v36:
==> flow/design.v (excerpt) <==
module Hq2x #(parameter LENGTH = 16, parameter HALF_DEPTH = 1, parameter DWIDTH = HALF_DEPTH ? 11 : 23)
(
	input             clk,
	input             ce_in,
	input  [DWIDTH:0] inputpixel,
	input             mono,
	input             disable_hq2x,
	input             reset_frame,
	input             reset_line,
	input             ce_out,
	input       [1:0] read_y,
	input             hblank,
	output [DWIDTH:0] outpixel
);
clock: 4.6 ns
lec_check: 0
abc_area: 0
cap_margin: 15
cell_pad_in_sites_detail_placement: 1
cell_pad_in_sites_global_placement: 3
core_aspect_ratio: 0.98
core_margin: 10
core_utilization: 22
cts_cluster_diameter: 241
gpl_routability_driven: 1
gpl_timing_driven: 0
hold_slack_margin: 0.28
max_routing_layer: met4
min_routing_layer: met2
place_density_lb_addon: 0.15
slew_margin: 25
tns_end_percent: 75
run.sh (not shown) runs the stock make flow with config.mk's settings and CLKGATE_MAP_FILE=.
To summarise v36: no stage aborted, but the layout did not pass its checks, failing on setup timing.
Here is what was changed in the inputs of v41 compared with v36.
- a change of CORE_MARGIN from 10 to 2
- a change of CORE_UTILIZATION from 22 to 70
- a deleted CELL_PAD_IN_SITES_GLOBAL_PLACEMENT that had been 3
- a deleted MIN_ROUTING_LAYER that had been met2
- a deleted MAX_ROUTING_LAYER that had been met4
- a deleted CELL_PAD_IN_SITES_DETAIL_PLACEMENT that had been 1
- a deleted GPL_ROUTABILITY_DRIVEN that had been 1
- a deleted GPL_TIMING_DRIVEN that had been 0
- a deleted HOLD_SLACK_MARGIN that had been 0.28
- a deleted CORE_ASPECT_RATIO that had been 0.98
- a deleted ABC_AREA that had been 0
- a deleted PLACE_DENSITY_LB_ADDON that had been 0.15
- a change of SLEW_MARGIN from 25 to 20
- a deleted CTS_CLUSTER_DIAMETER that had been 241
- an added PLACE_DENSITY of 0.6
- a change of CAP_MARGIN from 15 to 20
- a deleted TNS_END_PERCENT that had been 75
- a change of the clock period (ns, I/O delays scaled along) from 4.6 to 5.4
## What came out
- On clock latency on the worst-skew pair: between v36 and v41, it ends up higher for v36.
- Every stage of v41 finished as expected; the final checks, on the other hand, flagged setup timing, which means the layout fails.
- Library cell contributing the largest single delay on the critical path: sky130_fd_sc_hd__fa_2 -> v36, sky130_fd_sc_hd__or4b_4 -> v41
- Uppermost metal layer occupied by signal nets = met5: v41; uppermost metal layer occupied by signal nets = met4: v36
- Looking at hold slack across both flows, v41 is the weaker of the two, with v36 ahead.
- v41 ended with more worst setup slack than v36.
- blender.i20[11]$_DFFE_PP_ as the end of the critical path was reported by v41, and nextpatt[7]$_DFFE_PP_ by v36.
- Of v36 and v41, the run reporting the lower via count of the first global-routing pass was v41.
- v41: final routed wirelength across all metal layers 98 mm below v36
- Sort v36 and v41 by site row count asc -> top: v41
- In the reports for v36 and v41, the larger final cell count belongs to v36.
- Higher total power among v36 and v41: v36
What v3 does differently from v41 at the input level:
- CORE_UTILIZATION changed from 70 to 62
- the clock period (ns, I/O delays scaled along) changed from 5.4 to 7.03
Findings:
v3 closes out successfully: all stages finished, all timing, DRC and antenna checks passed.
Share of power burned in the clock network ends up higher on v3.
Transition time at the pin with the least slew margin was lower in the run labelled v3.
Of v3 and v41, the run reporting the higher standard-cell row count was v3.
Of the two values seen for critical path's slowest cell, sky130_fd_sc_hd__fa_1 was produced by v3 and sky130_fd_sc_hd__or4b_4 by v41.
Cell count after placement (lower): v3
Looking at count of fill cells added during filler insertion, v3 sits about 54% higher than v41 does.
Measured against each other, v3 and v41 differ in number of setup buffers added after CTS, the higher figure coming from v41.
v3 vs. v41: design area went down by about 5%.
v3 vs v41 — setup slack rose 1080 ps.
Here is what was changed in the inputs of v38 compared with v3.
- CORE_UTILIZATION: 62 -> 45
- the clock period (ns, I/O delays scaled along): 7.03 -> 4.5
==> results <==
Across v3 and v38, a clean result was obtained everywhere but in v38.
Compared with v3, v38 supports a higher clock frequency.
Sort v3 and v38 by sequential power, ascending, and v3 comes first.
v3 -> v38: cell area reported after detailed placement increased by a few percent
Between v3 and v38, post-route standard cell area excluding fillers is lower for v3, v38 comes in above that.
v38 -> v3: number of nets at floorplan delta 0, exact match
Inputs modified between v38 and v19:
- putting ABC_AREA at 1 where nothing was set
- swapping 45 for 70 in CORE_UTILIZATION
- putting CTS_CLUSTER_SIZE at 17 where nothing was set
- swapping 4.5 for 4.49 in the clock period (ns, I/O delays scaled along)
--- outcome ---
v19 ran in full, but the layout does not pass; the checks complain about setup timing.
On v19: final period demand of the worst path is 240 ps lower than what v38 gave.
v19: flop share of the area is 0.40 points lower than what v38 reported.
Comparing v38 and v19, final-layout clock-cell area share is lower on v19.
| core utilization | v19 vs v38 | 29 points higher |
Delta (v19 minus v38): non-clock buffer count picked up an extra about 5.7%; combinational share of cell area neither gained nor lost much; global-route met2 utilization picked up an extra 24 points.
The lower worst setup slack of v38 and v19 is in v38.
Compared with v38, v19 degrades design area.
Die size, v19 vs v38: down by more than a quarter
v19 vs v38 — non-clock inverter count in the final layout climbed by more than 100%
Power figures rest on the tool's default switching activity, not on a simulated workload.
